==> run a: inputs <==
==> flow/design.v <==
`timescale 1ns / 1ps
module OV7670_MemController (
    input  logic        clk,
    input  logic        reset,
    input  logic        href,
    input  logic        vsync,
    input  logic [ 7:0] ov7670_data,
    output logic        we,
    output logic [16:0] wAddr,
    output logic [15:0] wData,
    output logic        camera_dp_en,
    output logic        v_finish_camera,
    output logic [ 9:0] x_pixel_camera,
    output logic [ 9:0] y_pixel_camera
);
    logic [15:0] pixel_data;
    logic [ 9:0] h_counter;   
    logic [ 9:0] v_counter;   
    assign wAddr = v_counter * 320 + h_counter[9:1];
    assign wData = pixel_data;
    assign x_pixel_camera = h_counter / 2;
    assign y_pixel_camera = v_counter;
    assign camera_dp_en = ((x_pixel_camera < 320) && (y_pixel_camera < 240));
    always_ff @(posedge clk, posedge reset) begin
        if (reset) begin
            h_counter  <= 0;
            pixel_data <= 0;
            we         <= 1'b0;
        end else begin
            if (href) begin
                h_counter <= h_counter + 1;
                if (h_counter[0] == 0) begin
                    pixel_data[15:8] <= ov7670_data;
                    we               <= 1'b0;
                end else begin
                    pixel_data[7:0] <= ov7670_data;
                    we              <= 1'b1;
                end
            end else begin
                h_counter <= 0;
                we        <= 1'b0;
            end
        end
    end
    always_ff @(posedge clk, posedge reset) begin
        if (reset) begin
            v_counter <= 0;
        end else begin
            if (vsync) begin
                v_counter <= 0;
            end else begin
                if (h_counter == (320 * 2 - 1)) begin
                    v_counter <= v_counter + 1;
                end
            end
        end
    end
    logic v_sync_flag;
    always_ff @(posedge clk or posedge reset) begin
        if (reset) begin
            v_sync_flag <= 0;
            v_finish_camera <= 0;
        end else if (vsync) begin
            if (!v_sync_flag) begin
                v_sync_flag <= 1;
                v_finish_camera <= 1;
            end else begin
                v_finish_camera <= 0;
            end
        end else begin
            v_sync_flag <= 0;
            v_finish_camera <= 0;
        end
    end
endmodule
module negedge_detect (
    input  logic clk,
    input  logic reset,
    input  logic x,
    output logic o_tick
);
    logic tmp_reg;
    always_ff @(posedge clk or posedge reset) begin
        if (reset) begin
            tmp_reg <= 0;
        end else begin
            tmp_reg <= x;
        end
    end
    assign o_tick = (~x) & tmp_reg;
endmodule
`timescale 1ns / 1ps
module rgb_to_hsv (
    input  logic [4:0] r_data,
    input  logic [5:0] g_data,
    input  logic [4:0] b_data,
    output logic [1:0] r_g_decision,     
    output logic [7:0] s_data,
    output logic [7:0] v_data
);
    localparam GREEN_R_MAX_THRESHOLD = 120;
    localparam GREEN_G_MIN_THRESHOLD = 180;
    localparam GREEN_B_MAX_THRESHOLD = 120;
    localparam RED_R_MIN_THRESHOLD = 190;
    localparam RED_G_MAX_THRESHOLD = 100;
    localparam RED_B_MAX_THRESHOLD = 100;
    logic [7:0] r_8b;
    logic [7:0] g_8b;
    logic [7:0] b_8b;
    logic [7:0] max_val;
    logic [7:0] min_val;
    assign r_8b = {r_data, r_data[4:2]};
    assign g_8b = {g_data, g_data[5:4]};
    assign b_8b = {b_data, b_data[4:2]};
    always_comb begin
        if ((g_8b >= GREEN_G_MIN_THRESHOLD) && (r_8b <= GREEN_R_MAX_THRESHOLD) && (b_8b <= GREEN_B_MAX_THRESHOLD)) begin
            r_g_decision = 1;
        end
        else if ((r_8b >= RED_R_MIN_THRESHOLD) && (g_8b <= RED_G_MAX_THRESHOLD) && (b_8b <= RED_B_MAX_THRESHOLD)) begin
            r_g_decision = 0;
        end else begin
            r_g_decision = 2;
        end
    end
    find_max_val U_MAX_VAL (
        .x1 (r_8b),
        .x2 (g_8b),
        .x3 (b_8b),
        .max(max_val)
    );
    find_min_val U_MIN_VAL (
        .x1 (r_8b),
        .x2 (g_8b),
        .x3 (b_8b),
        .min(min_val)
    );
    assign v_data = max_val;
    always_comb begin
        if (!max_val) begin
            s_data = 0;
        end else begin
            s_data = ((max_val - min_val) * 255) / max_val;
        end
    end
endmodule
module find_max_val (
    input  logic [7:0] x1,
    input  logic [7:0] x2,
    input  logic [7:0] x3,
    output logic [7:0] max
);
    logic [7:0] temp_max;
    assign temp_max = (x1 > x2) ? x1 : x2;
    assign max = (temp_max > x3) ? temp_max : x3;
endmodule
module find_min_val (
    input  logic [7:0] x1,
    input  logic [7:0] x2,
    input  logic [7:0] x3,
    output logic [7:0] min
);
    logic [7:0] temp_min;
    assign temp_min = (x1 < x2) ? x1 : x2;
    assign min = (temp_min < x3) ? temp_min : x3;
endmodule
`timescale 1ns / 1ps
module Label_Gen (
    input  logic [7:0] s_data,
    input  logic [7:0] v_data,
    input  logic [1:0] r_g_decision,
    output logic [2:0] label_data
);
    localparam ROAD = 0;
    localparam WALK_ROAD = 1;
    localparam BACKGROUND = 2;
    localparam CAR = 3;
    localparam HUMAN = 4;
    localparam ROAD_V_THRESHOLD = 38;
    localparam ROAD_S_THRESHOLD = 77;
    localparam WALK_V_THRESHOLD = 179;
    localparam WALK_S_THRESHOLD = 51;
    always_comb begin
        if (r_g_decision == 0) begin
            label_data = CAR;
        end 
        else if (r_g_decision == 1) begin
            label_data = HUMAN;
        end 
        else if ((v_data >= WALK_V_THRESHOLD) && (s_data <= WALK_S_THRESHOLD)) begin
            label_data = WALK_ROAD;
        end
        else if((v_data <= ROAD_V_THRESHOLD) && (s_data <= ROAD_S_THRESHOLD)) begin
            label_data = ROAD;
        end 
        else begin
            label_data = BACKGROUND;
        end
    end
endmodule
`timescale 1ns / 1ps
module cam_pixel_labeler (
    input  logic        clk,
    input  logic        reset,
    input  logic        href,
    input  logic        vsync,
    input  logic [ 7:0] ov7670_data,
    output logic        we,
    output logic [16:0] wAddr,
    output logic [ 2:0] label_data,
    output logic        camera_dp_en,
    output logic        v_finish_camera,
    output logic [ 9:0] x_pixel_camera,
    output logic [ 9:0] y_pixel_camera
);
    logic [15:0] ov7670_wData;
    logic [ 1:0] r_g_decision;
    logic [ 7:0] s_data;
    logic [ 7:0] v_data;
    OV7670_MemController U_OV7670_MemController (
        .clk            (clk),
        .reset          (reset),
        .href           (href),
        .vsync          (vsync),
        .ov7670_data    (ov7670_data),
        .we             (we),
        .wAddr          (wAddr),
        .wData          (ov7670_wData),
        .camera_dp_en   (camera_dp_en),
        .v_finish_camera(v_finish_camera),
        .x_pixel_camera (x_pixel_camera),
        .y_pixel_camera (y_pixel_camera)
    );
    rgb_to_hsv U_rgb_to_hsv (
        .r_data      (ov7670_wData[15:11]),
        .g_data      (ov7670_wData[10:5]),
        .b_data      (ov7670_wData[4:0]),
        .s_data      (s_data),
        .v_data      (v_data),
        .r_g_decision(r_g_decision)
    );
    Label_Gen U_Label_Gen (
        .r_g_decision(r_g_decision),
        .s_data      (s_data),
        .v_data      (v_data),
        .label_data  (label_data)
    );
endmodule
==> flow/run.sh <==
#!/bin/bash
# the make line also repeats each setting of config.mk as NAME=value (left out here)
make -C /OpenROAD-flow-scripts/flow DESIGN_CONFIG=/design/flow/config.mk WORK_HOME=/design/flow/orfs CLKGATE_MAP_FILE= finish
==> flow/config.mk <==
export PLATFORM = sky130hd
export DESIGN_NAME = cam_pixel_labeler
export DESIGN_NICKNAME = cam_pixel_labeler
export VERILOG_FILES = /design/flow/design.v
export SDC_FILE = /design/flow/constraint.sdc
export NUM_CORES = 4
export LEC_CHECK = 0
export ABC_AREA = 1
export CAP_MARGIN = 20
export CELL_PAD_IN_SITES_GLOBAL_PLACEMENT = 3
export CORE_MARGIN = 2
export CORE_UTILIZATION = 40
export GPL_ROUTABILITY_DRIVEN = 0
export HOLD_SLACK_MARGIN = 0.01
export SLEW_MARGIN = 20
==> flow/constraint.sdc <==
create_clock -name core_clock -period 150.0 [get_ports {clk}]
set_input_delay 30.0000 -clock core_clock [delete_from_list [all_inputs] [get_ports {clk}]]
set_output_delay 30.0000 -clock core_clock [all_outputs]
set_load 0.01 [all_outputs]
==> run b: changes against run a <==
Settings changed: ABC_AREA 1 to default, CELL_PAD_IN_SITES_GLOBAL_PLACEMENT 3 to default, CORE_UTILIZATION 40 to 20, GPL_ROUTABILITY_DRIVEN 0 to default, HOLD_SLACK_MARGIN 0.01 to default, PLACE_DENSITY from default to 0.88, SLEW_MARGIN 20 to 0.
==> run c: changes against run a <==
Settings changed: CELL_PAD_IN_SITES_GLOBAL_PLACEMENT 3 to default, CORE_UTILIZATION 40 to 69, CTS_CLUSTER_DIAMETER from default to 251, CTS_CLUSTER_SIZE from default to 98, GPL_ROUTABILITY_DRIVEN 0 to default, HOLD_SLACK_MARGIN 0.01 to default, TNS_END_PERCENT from default to 5.
==> flow/constraint.sdc (replaced) <==
create_clock -name core_clock -period 49.5 [get_ports {clk}]
set_input_delay 9.9000 -clock core_clock [delete_from_list [all_inputs] [get_ports {clk}]]
set_output_delay 9.9000 -clock core_clock [all_outputs]
set_load 0.01 [all_outputs]
==> summary of the runs <==
- Run a ended with an error in global placement without I/O on GPL-0301. Run c did not get past detailed placement, error DPL-0038. Run b completed without violations.
- Die area, lowest first: run c, run a, run b.
- In area after synthesis, run c and run a do not differ.
- Of run c and run b, run c has the higher synthesized cell count (gap 44%, measured against run b).
==> figures <==
Outcome: run a did not finish; run c did not finish; run b timing/DRC/antenna clean
Last stage reached: run a global placement without I/O; run c detailed placement; run b -
Area share of xor/xnor cells in the synthesized design: run a 7.699%; run c 7.699%; run b 7.876%
Yosys top cell by area: run a sky130_fd_sc_hd__nand2_1; run c sky130_fd_sc_hd__nand2_1; run b sky130_fd_sc_hd__ha_1
Vertical extent of the die: run a 262.0 um; run c 200.4 um; run b 350.3 um
Portion of synthesized cell area occupied by the leading cell type: run a 17.05%; run c 17.05%; run b 15.70%
Area reported by Yosys stat: run a 26,620 um2; run c 26,620 um2; run b 23,990 um2
# IOs: run a -; run c 55; run b 55
Row cnt: run a 94; run c 71; run b 127
Final weighted congestion of routability-driven global placement: run a -; run c 1.057; run b 0.9135
Width of the die: run a 262.0 um; run c 200.4 um; run b 350.3 um
Gate Count Post-Synth: run a 4,594; run c 4,594; run b 3,185
Seq share, synth: run a 3.666%; run c 3.666%; run b 4.068%

==> 05-19: inputs <==
// cam_pixel_labeler: RTL as listed in full above, without the edits since
export LEC_CHECK = 0
export CAP_MARGIN = 20
export CORE_MARGIN = 2
export CORE_UTILIZATION = 71
export CTS_CLUSTER_DIAMETER = 198
export CTS_CLUSTER_SIZE = 41
export MAX_ROUTING_LAYER = met4
export SETUP_SLACK_MARGIN = 5.0
export SLEW_MARGIN = 20
create_clock -name core_clock -period 99.6 [get_ports {clk}]
run.sh (not shown) runs the stock make flow with config.mk's settings and CLKGATE_MAP_FILE=.
==> inputs of 11-23, as changes to 05-19 <==
- SETUP_SLACK_MARGIN: 5.0 -> unset
==> impl_metrics.prom <==
# HELP chip_impl_metric Implementation results
# TYPE chip_impl_metric gauge
chip_impl_info{name="run_status",value="stopped before the end"} 1
chip_impl_info{name="outcome.stop_stage",value="5_1_grt"} 1
chip_impl_info{name="first-error",value="[ERROR GRT-0232] Routing congestion too high. Check the congestion heatmap in the GUI."} 1
chip_impl_metric{name="detailed_place.area",unit="sq mm"} 0.02652
chip_impl_metric{name="met2_resource_use_gr",unit="%"} 133.5
chip_impl_metric{name="grt.total_usage",unit="%"} 104.8
chip_impl_metric{name="detailed_placement_wirelength_estimate",unit="um"} 55710
chip_impl_metric{name="grt.met3_usage",unit="%"} 82.54
chip_impl_metric{name="grt_use_met1",unit="%"} 92.77
chip_impl_metric{name="cts_post_setup_buffers_inserted",unit=""} 320
chip_impl_metric{name="yosys-mux-area-fraction",unit="%"} 4.986
chip_impl_metric{name="post-place-ws",unit="ns"} -4.082
chip_impl_metric{name="resized_cells_post_cts",unit=""} 171
chip_impl_metric{name="place_congestion",unit=""} 1.011
chip_impl_metric{name="dp_cells",unit=""} 3776
chip_impl_metric{name="grt-ovfl-total",unit=""} 3005
That was 05-19.
==> impl_metrics.prom <==
# HELP chip_impl_metric Yosys and OpenROAD flow results
# TYPE chip_impl_metric gauge
chip_impl_info{name="run_status",value="failed layout checks"} 1
chip_impl_info{name="check.faults",value="setup timing"} 1
chip_impl_metric{name="cts_post_setup_buffers_inserted",unit=""} 78
chip_impl_metric{name="setup_viol",unit=""} 2
chip_impl_metric{name="yosys-mux-area-fraction",unit="%"} 4.986
chip_impl_metric{name="grt_use_met1",unit="%"} 50.75
chip_impl_metric{name="place_congestion",unit=""} 1.026
chip_impl_metric{name="grt.met3_usage",unit="%"} 4.567
chip_impl_metric{name="layout_setup_ws",unit="ns"} -3.673
chip_impl_metric{name="grt-ovfl-total",unit=""} 0
That was 11-23.

==> run P <==
RTL: the design.v shown in full above, as it stands there.
make LEC_CHECK=0 CAP_MARGIN=30 CELL_PAD_IN_SITES_GLOBAL_PLACEMENT=1 CORE_MARGIN=10 CORE_UTILIZATION=57 CTS_CLUSTER_DIAMETER=69 GPL_TIMING_DRIVEN=0 PLACE_DENSITY_LB_ADDON=0.03 SETUP_SLACK_MARGIN=5.0 SLEW_MARGIN=0 TNS_END_PERCENT=95 finish   # period 130.0 ns
==> run M (differences from run P) <==
CAP_MARGIN = 20   (was 30)
CELL_PAD_IN_SITES_GLOBAL_PLACEMENT = default   (was 1)
CORE_MARGIN = 2   (was 10)
CORE_UTILIZATION = 66   (was 57)
CTS_CLUSTER_DIAMETER = default   (was 69)
GPL_TIMING_DRIVEN = default   (was 0)
PLACE_DENSITY_LB_ADDON = default   (was 0.03)
SETUP_SLACK_MARGIN = default   (was 5.0)
SLEW_MARGIN = 20   (was 0)
TNS_END_PERCENT = default   (was 95)
==> flow/constraint.sdc (replaced) <==
create_clock -name core_clock -period 106.0 [get_ports {clk}]
set_input_delay 21.2000 -clock core_clock [delete_from_list [all_inputs] [get_ports {clk}]]
set_output_delay 21.2000 -clock core_clock [all_outputs]
set_load 0.01 [all_outputs]
==> run R (differences from run P) <==
CAP_MARGIN = 20   (was 30)
CELL_PAD_IN_SITES_GLOBAL_PLACEMENT = default   (was 1)
CORE_MARGIN = 2   (was 10)
CORE_UTILIZATION = 40   (was 57)
CTS_CLUSTER_DIAMETER = default   (was 69)
GPL_TIMING_DRIVEN = default   (was 0)
PLACE_DENSITY_LB_ADDON = default   (was 0.03)
SETUP_SLACK_MARGIN = default   (was 5.0)
SLEW_MARGIN = 20   (was 0)
TNS_END_PERCENT = default   (was 95)
==> flow/constraint.sdc (replaced) <==
create_clock -name core_clock -period 131.0 [get_ports {clk}]
set_input_delay 26.2000 -clock core_clock [delete_from_list [all_inputs] [get_ports {clk}]]
set_output_delay 26.2000 -clock core_clock [all_outputs]
set_load 0.01 [all_outputs]
==> results.sh <==
# flow metrics
export IMPL_outcome="finished with violations"
export IMPL_setup_violations=2
export IMPL_fp_dieH_um=195
export IMPL_final_setup_tns_ns=-2.31
export IMPL_crit_fanout=13
export IMPL_fp_util=0.673
export IMPL_worst_slack_ns=-1.93
export IMPL_check_failures="negative setup slack"
That was run M.
==> results.sh <==
# flow metrics
export IMPL_outcome="timing/DRC/antenna clean"
export IMPL_crit_fanout=33
export IMPL_die_w_um=225
export IMPL_syn2layout_area_growth_pct=10.4
export IMPL_r2r_cells=8
export IMPL_clk_latency_ns=0.27
export IMPL_ys_cells=3185
export IMPL_fillers=3772
export IMPL_dpl_worst_slack_ns=1.46
export IMPL_holdCritStartpoint="U_OV7670_MemController.v_sync_flag"
export IMPL_fp_dieH_um=225
export IMPL_fp_util=0.574
export IMPL_worst_slack_ns=10.86
That was run P.
==> results.sh <==
# flow metrics
export IMPL_clock_sinks=39
export IMPL_fp_util=0.406
export IMPL_final_setup_tns_ns=0
export IMPL_crit_fanout=33
export IMPL_setup_violations=0
export IMPL_worst_slack_ns=8.21
export IMPL_skew_ns=0.00525
export IMPL_fp_dieH_um=249
export IMPL_common_cells="ha_1, nand2_1, nor2_1, a21oi_1, nor3_1"
export IMPL_outcome="timing/DRC/antenna clean"
That was run R.
